==> flow/design.v (excerpt) <==
module hbridgecontroller(
input PCLK, 				 
input PRESERN, 				 
input PSEL, 				 
input PENABLE, 				 
output wire PREADY, 		 
output wire PSLVERR,		 
input PWRITE,				 
input [31:0] PADDR,			 
input wire [31:0] PWDATA,	 
output reg [31:0] PRDATA,	 
output reg motor1_pwm,
output reg motor2_pwm,
output reg [1:0] motor1_ctrl,
output reg [1:0] motor2_ctrl
);
Size: roughly 130 flip-flops, roughly 17000 um^2 of cells after synthesis.
Settings: LEC_CHECK=0, CAP_MARGIN=20, CELL_PAD_IN_SITES_DETAIL_PLACEMENT=2, CORE_MARGIN=2, CORE_UTILIZATION=40, HOLD_SLACK_MARGIN=0.23, SLEW_MARGIN=20; clock period 30.0 ns.
run.sh (not shown) runs the stock make flow with config.mk's settings and CLKGATE_MAP_FILE=.
The first run passed the timing, design-rule and antenna checks.
Change:
- CELL_PAD_IN_SITES_DETAIL_PLACEMENT: 2 -> not set
- CORE_ASPECT_RATIO: not set -> 1.59
- HOLD_SLACK_MARGIN: 0.23 -> not set
- SLEW_MARGIN: 20 -> 30
The new run passed the timing, design-rule and antenna checks.
Routed wire length fell by 43%.
Power fell by 11%.
Fmax rose by 12%.
Core utilization fell by 0.12 points.
Synthesized area is unchanged.
Clock-buffer cell count fell by 2.
Synthesized cell count is unchanged.
Change:
- CORE_ASPECT_RATIO: 1.59 -> not set
- CORE_UTILIZATION: 40 -> 35
- CTS_CLUSTER_DIAMETER: not set -> 386
- CTS_CLUSTER_SIZE: not set -> 47
- PLACE_DENSITY_LB_ADDON: not set -> 0.23
- SLEW_MARGIN: 30 -> 20
Outcome: Global-route usage drops by 2.8 points. Hold slack improves by 8.0 ps. Critical path depth is unchanged. First-iteration DRC count rises by 21%. Sequential share of layout area is about the same. Synthesized cell count does not change. Maximum frequency drops by 0.48%. Area after synthesis does not change. Worst setup slack loses 120 ps. Wire length goes down by 2.5%.
Change:
- ABC_AREA: not set -> 1
- CORE_UTILIZATION: 35 -> 55
- CTS_CLUSTER_SIZE: 47 -> 100
Result: The changed run completed with no timing, DRC or antenna violations. Routed wire length is lower by 24%. Global-route usage grows by 4.0 points. Sequential power stays flat. Total power rises by 1.4%. Via count shrinks by 9.7%. Register-to-register slack gets better by 4100 ps.

* * *

== maple ==
Starting RTL as in the previous note.
make LEC_CHECK=0 ABC_AREA=1 CAP_MARGIN=20 CORE_MARGIN=2 CORE_UTILIZATION=58 CTS_CLUSTER_DIAMETER=348 CTS_CLUSTER_SIZE=76 SETUP_SLACK_MARGIN=2.36 SLEW_MARGIN=20 finish   # period 13.6 ns
maple: flow complete, layout not clean; failing: setup timing
The inputs of quartz differ from those of maple as listed below.
==> flow/config.mk <==
export PLATFORM = sky130hd
export DESIGN_NAME = hbridgecontroller
export DESIGN_NICKNAME = hbridgecontroller
export VERILOG_FILES = /design/flow/design.v
export SDC_FILE = /design/flow/constraint.sdc
export NUM_CORES = 4
export LEC_CHECK = 0
export CAP_MARGIN = 20
export CORE_MARGIN = 2
export CORE_UTILIZATION = 17
export CTS_CLUSTER_SIZE = 69
export SLEW_MARGIN = 20
==> flow/constraint.sdc <==
create_clock -name core_clock -period 30.0 [get_ports {PCLK}]
set_input_delay 6.0000 -clock core_clock [delete_from_list [all_inputs] [get_ports {PCLK}]]
set_output_delay 6.0000 -clock core_clock [all_outputs]
set_load 0.01 [all_outputs]
Results
- In summary, quartz completed successfully, with a layout that passed the timing, design-rule and antenna checks.
- Setup slack after placement (quartz over maple): increase, 7160 ps
- maple has a higher final worst-path cycle share than quartz.
- Compared with maple, in quartz clock network contribution to total cell area went up 0.29 points, path length in cells of the critical path lower, count of nets after finishing fell by 742, final worst setup slack went up.
diff inputs: quartz => tundra
diff --git a/flow/config.mk b/flow/config.mk
--- a/flow/config.mk
+++ b/flow/config.mk
@@ -8,5 +8,6 @@
 export CAP_MARGIN = 20
 export CORE_MARGIN = 2
-export CORE_UTILIZATION = 17
-export CTS_CLUSTER_SIZE = 69
+export CORE_UTILIZATION = 68
+export CTS_CLUSTER_DIAMETER = 398
+export CTS_CLUSTER_SIZE = 93
 export SLEW_MARGIN = 20
tundra ran to completion and came out clean on the timing, design-rule and antenna checks. tundra ends up with lower area added between synthesis and finish than quartz does. tundra against quartz; post-layout instance area is down by a few percent. Comparing quartz and tundra, the higher initial antenna violation count is on quartz. Die size improves in tundra relative to quartz. Re proportion of power drawn by flip-flops and latches: tundra is 1.8 points down on quartz. Number of setup buffers added after CTS essentially unchanged between tundra and quartz. quartz consumes less power than tundra. Part of the power in the clock network: tundra vs quartz up 0.3 points. tundra: largest net degree at the start of global routing lower than quartz. Row share of power burned in combinational logic: tundra higher / quartz lower.
diff inputs: tundra => amber
diff --git a/flow/config.mk b/flow/config.mk
--- a/flow/config.mk
+++ b/flow/config.mk
@@ -8,6 +8,4 @@
 export CAP_MARGIN = 20
 export CORE_MARGIN = 2
-export CORE_UTILIZATION = 68
-export CTS_CLUSTER_DIAMETER = 398
-export CTS_CLUSTER_SIZE = 93
+export CORE_UTILIZATION = 40
 export SLEW_MARGIN = 20
amber completed; timing, DRC and antenna clean. amber has routability congestion estimate from global placement below what tundra had. tundra has lower detailed-routed wire length on met2 than amber. Die boundary width was higher in the run labelled amber. Looking at tundra and amber, the detailed-route wire length is a wash. The hold slack in amber sits 20 ps below the value recorded for tundra. Cmp amber vs tundra: shortest period the worst path allows lower in amber. Lower delay of the slowest cell on the worst path was reported by amber, not tundra. Slew at the pin with the worst max-slew slack (higher): tundra. From tundra to amber the numbers moved as follows: layout buffer count excluding clock buffers rose 3, port buffer count about even. Setup slack: amber better than tundra.

* * *

## wip/juniper
Starting RTL as in the previous note.
clock: 18.5 ns
lec_check: 0
cap_margin: 20
core_margin: 2
core_utilization: 64
slew_margin: 20
Relative to wip/juniper, the following input files were edited for wip/cedar:
- setting TNS_END_PERCENT to 5 for the first time
- setting CTS_CLUSTER_DIAMETER to 51 for the first time
- changing the clock period (ns, I/O delays scaled along) from 18.5 to 15.1
==> results <==
Diff wip/juniper -> wip/cedar: number of gates resized after cts up 119, number of cells in the yosys synthesis report flat. The final layout from wip/juniper, which completed every stage, passed the timing, design-rule and antenna checks at the end of the flow. wip/cedar never completed, since it errored out during 5_1_grt. wip/juniper → wip/cedar: worst-case setup slack after placement went down, total placed cells including tap cells went up.
Relative to wip/cedar, the following input files were edited for wip/pepper:
- CORE_UTILIZATION: 64 -> 30
- CTS_CLUSTER_DIAMETER: 51 -> 400
- TNS_END_PERCENT: 5 -> unset
- CTS_CLUSTER_SIZE: unset -> 94
- the clock period (ns, I/O delays scaled along): 15.1 -> 30.0
--- outcome ---
- Changes observed in wip/pepper relative to wip/cedar: worst setup slack before clock tree synthesis now sits higher; standard-cell row count now sits higher; number of gates given a new drive strength after cts now sits lower.
- wip/pepper: effective utilization at floorplan is 35 points lower than what wip/cedar reported.
- wip/pepper closes out successfully: all stages finished, all timing, DRC and antenna checks passed.
- Diff wip/pepper..wip/cedar | number of H-tree levels | unchanged
[inputs] wip/zinc vs wip/pepper
- swapping 94 for 93 in CTS_CLUSTER_SIZE
- putting TNS_END_PERCENT at 15 where nothing was set
- swapping 30 for 40 in CORE_UTILIZATION
- swapping 400 for 165 in CTS_CLUSTER_DIAMETER
Notes after the runs:
- On register clock-pin slew on the reported worst setup and hold paths, wip/zinc and wip/pepper are neck and neck.
- In the tables for wip/zinc and wip/pepper, largest fanout of any net on the critical path reads higher with wip/zinc.
- The final-layout clock-cell area share on wip/zinc is in line with that on wip/pepper.
- As far as number of hold-slack violations in the final timing report goes, wip/pepper and wip/zinc are indistinguishable; the numbers are identical.
- wip/zinc vs wip/pepper — data arrival time of the critical path dropped 280 ps.
- Total power: wip/zinc below wip/pepper
- Per the comparison of wip/zinc with wip/pepper, count of clock buffers in the final design increased 2, non-clock buffer count increased 3.0%, worst setup slack after layout increased 240 ps, power density relative to cell area decreased 0.12 nW/um2, horizontal die size decreased 32 um.
Changes in wip/delta relative to wip/zinc:
- CTS_CLUSTER_DIAMETER now 386, was 165
- PLACE_DENSITY now 0.9, previously not set
- TNS_END_PERCENT no longer set, was 15
- CTS_CLUSTER_SIZE now 47, was 93
- CORE_UTILIZATION now 25, was 40
- ABC_AREA now 1, previously not set
Lower area figure in the yosys stat output goes to wip/zinc over wip/delta. From wip/zinc to wip/delta the numbers moved as follows: clock transition at the registers of the reported paths barely changed, number of setup buffers added after CTS held steady, number of core rows +about 26%, horizontal die size increased about 26%.
diff inputs: wip/delta => wip/onyx
- an added CELL_PAD_IN_SITES_GLOBAL_PLACEMENT of 3
- a change of CORE_UTILIZATION from 25 to 40
- a change of CTS_CLUSTER_DIAMETER from 386 to 154
- a deleted ABC_AREA that had been 1
- a deleted PLACE_DENSITY that had been 0.9
- a change of CTS_CLUSTER_SIZE from 47 to 96
### Flow results
- Met3 routed wirelength: wip/onyx lower than wip/delta
- Number of cells produced by synthesis ended up 8.1% lower on wip/onyx than on wip/delta.
- Total power: wip/onyx below wip/delta
- wip/onyx ended up with AND-OR/OR-AND gates as its dominant kind of combinational cell; wip/delta ended up with simple AND/OR/NAND/NOR gates.
- On xor and xnor fraction of the mapped netlist area: between wip/delta and wip/onyx, it ends up higher for wip/onyx.
- Layout overhead on the synthesized area is lower on wip/onyx

* * *

hbridgecontroller again, from the RTL that the note above started with.
// hbridgecontroller
module hbridgecontroller(
input PCLK, 				 
input PRESERN, 				 
input PSEL, 				 
input PENABLE, 				 
output wire PREADY, 		 
output wire PSLVERR,		 
input PWRITE,				 
input [31:0] PADDR,			 
input wire [31:0] PWDATA,	 
output reg [31:0] PRDATA,	 
output reg motor1_pwm,
output reg motor2_pwm,
output reg [1:0] motor1_ctrl,
output reg [1:0] motor2_ctrl
);
make LEC_CHECK=0 ABC_AREA=1 CAP_MARGIN=0 CORE_MARGIN=2 CORE_UTILIZATION=70 CTS_CLUSTER_DIAMETER=353 CTS_CLUSTER_SIZE=15 HOLD_SLACK_MARGIN=0.29 PLACE_DENSITY_LB_ADDON=0.04 SETUP_SLACK_MARGIN=1.8 SLEW_MARGIN=20 finish   # period 11.8 ns
The starting point never finished: it broke off in clock tree synthesis (DPL-0033).
Change:
Settings changed: ABC_AREA 1 to default, CAP_MARGIN 0 to 20, CORE_UTILIZATION 70 to 68, CTS_CLUSTER_DIAMETER 353 to default, CTS_CLUSTER_SIZE 15 to default, HOLD_SLACK_MARGIN 0.29 to default, PLACE_DENSITY_LB_ADDON 0.04 to default, SETUP_SLACK_MARGIN 1.8 to default.
Clock period 11.8 ns to 24.5 ns, I/O delays scaled along.
=>
- The new run completed with no timing, DRC or antenna violations
- die size went up by a few percent
- synthesized cell count shrinks by a little under a tenth
- area after synthesis is lower slightly
Change:
Settings changed: ABC_AREA from default to 1, CTS_CLUSTER_DIAMETER from default to 302, CTS_CLUSTER_SIZE from default to 98.
Clock period 24.5 ns to 13.6 ns, I/O delays scaled along.
=> This time the run stopped in global routing; area after synthesis is higher slightly; synthesized cell count is higher by a little under a tenth; die size is higher slightly.
Change:
Settings changed: ABC_AREA 1 to default, CORE_UTILIZATION 68 to 40, CTS_CLUSTER_DIAMETER 302 to default, CTS_CLUSTER_SIZE 98 to default.
Clock period 13.6 ns to 24.5 ns, I/O delays scaled along.
After rerunning: The changed run went through all stages and came out clean; die area grows by 67%; area after synthesis decreases by 0.59%; synthesized cell count falls by 8.1%.

* * *

hbridgecontroller again, from the RTL that the note above started with.
Design hbridgecontroller, start of the top module:
module hbridgecontroller(
input PCLK, 				 
input PRESERN, 				 
input PSEL, 				 
input PENABLE, 				 
output wire PREADY, 		 
output wire PSLVERR,		 
input PWRITE,				 
input [31:0] PADDR,			 
input wire [31:0] PWDATA,	 
output reg [31:0] PRDATA,	 
output reg motor1_pwm,
output reg motor2_pwm,
output reg [1:0] motor1_ctrl,
output reg [1:0] motor2_ctrl
); 
assign PSLVERR = 0;
assign PREADY = 1;
wire write_enable = (PENABLE && PWRITE && PSEL);
wire read_enable = (!PWRITE && PSEL); 
wire M1CTRL_WRITE = write_enable && (PADDR[15:0] == 16'h0000);
wire M1CTRL_READ = read_enable && (PADDR[15:0] == 16'h0000);
wire M2CTRL_WRITE = write_enable && (PADDR[15:0] == 16'h0004);
wire M2CTRL_READ = read_enable && (PADDR[15:0] == 16'h0004);
wire M1SPEED_WRITE = write_enable && (PADDR[15:0] == 16'h0008);
wire M1SPEED_READ = read_enable && (PADDR[15:0] == 16'h0008);
wire M2SPEED_WRITE = write_enable && (PADDR[15:0] == 16'h000c);
wire M2SPEED_READ = read_enable && (PADDR[15:0] == 16'h000c);
reg [31:0] counter;
parameter PWM_PERIOD = 200000;   
reg [31:0] M1_duty, M2_duty;
reg [31:0] M1_duty_v, M2_duty_v;
always @(posedge PCLK)
begin
    if (!PRESERN) counter = 0;
    else if (counter >= PWM_PERIOD) counter = 0;
    else counter = counter + 1;
    if (counter < M1_duty && M1_duty > (PWM_PERIOD >> 4)) motor1_pwm <= 1;
    else motor1_pwm <= 0;
    if (counter < M2_duty && M2_duty > (PWM_PERIOD >> 4)) motor2_pwm <= 1;
    else motor2_pwm <= 0;
end
always @(posedge PCLK)
begin
    M1_duty_v = M1_duty;
    M2_duty_v = M2_duty;
	if(!PRESERN)
	begin
        M1_duty_v = 0;
        M2_duty_v = 0;
        motor1_ctrl = 2'b10;
        motor2_ctrl = 2'b10;
    end
    if (M1CTRL_WRITE)
    begin
        if (PWDATA != 0) motor1_ctrl = 2'b01;
        else motor1_ctrl = 2'b10;
    end
    else if (M1CTRL_READ)
    begin
        if (motor1_ctrl == 2'b10) PRDATA = 1;
  ...
clock: 15.4 ns
lec_check: 0
abc_area: 0
cap_margin: 20
core_margin: 2
core_utilization: 72
place_density_lb_addon: 0.0
setup_slack_margin: 4.62
slew_margin: 20
The first run stopped in clock tree synthesis on DPL-0038.
Rerun with:
ABC_AREA = not set   (was 0)
CORE_UTILIZATION = 65   (was 72)
CTS_CLUSTER_DIAMETER = 35   (was not set)
PLACE_DENSITY_LB_ADDON = not set   (was 0.0)
SETUP_SLACK_MARGIN = not set   (was 4.62)
What happened: Now the flow ended with an error in global routing on GRT-0232; die area rose by 10%; area after synthesis is unchanged; synthesized cell count is unchanged.
Rerun with:
CTS_CLUSTER_DIAMETER = 28   (was 35)
SETUP_SLACK_MARGIN = 1.82   (was not set)
clock period = 17.3 ns   (was 15.4 ns; I/O delays follow)
After rerunning:
- Now the flow completed without violations
- die area stays the same
- area after synthesis stays the same
- synthesized cell count does not change
Rerun with:
CORE_UTILIZATION = 61   (was 65)
CTS_CLUSTER_DIAMETER = not set   (was 28)
SETUP_SLACK_MARGIN = not set   (was 1.82)
Clock skew came out higher by 0.0086 ns.
Worst setup slack got worse by 0.10 ns.
Total power went down by 3.9%.
Global-route usage drops by 8.3 points.
Synthesized cell count stays the same.
Die area is higher by 6.4%.
Area after synthesis stays the same.

* * *

Setup of main:
hbridgecontroller again, from the RTL that the note above started with.
export LEC_CHECK = 0
export ABC_AREA = 1
export CAP_MARGIN = 0
export CORE_MARGIN = 2
export CORE_UTILIZATION = 70
export CTS_CLUSTER_DIAMETER = 353
export CTS_CLUSTER_SIZE = 15
export HOLD_SLACK_MARGIN = 0.29
export PLACE_DENSITY_LB_ADDON = 0.04
export SETUP_SLACK_MARGIN = 1.45
export SLEW_MARGIN = 20
create_clock -name core_clock -period 12.0 [get_ports {PCLK}]
Run status, main: aborted in 4_1_cts, error DPL-0033
The inputs of the feature branch differ from those of main as listed below.
Settings: removing CTS_CLUSTER_DIAMETER (formerly 353); changing CAP_MARGIN from 0 to 20; removing SETUP_SLACK_MARGIN (formerly 1.45); removing HOLD_SLACK_MARGIN (formerly 0.29); changing CORE_UTILIZATION from 70 to 57; removing PLACE_DENSITY_LB_ADDON (formerly 0.04); removing ABC_AREA (formerly 1); removing CTS_CLUSTER_SIZE (formerly 15); changing the clock period (ns, I/O delays scaled along) from 12.0 to 13.6.
Results
The feature branch had finished all stages when the layout checks came back failing, citing setup timing. Number of standard cells after synthesis for the feature branch: 200 down relative to main. Across both runs, synthesized-area fraction occupied by adder cells was higher for the feature branch than for main. Relative to main, the feature branch degrades total half-perimeter wirelength after legalization and detailed placement. Sort the feature branch and main by chip area estimate from yosys synthesis desc -> top: main. In the tables for the feature branch and main, simple logic cell fraction of the synthesized area reads higher with main. main → the feature branch: instance area after placement higher; count of standard-cell rows higher.
Power and IR drop assume default switching activity.
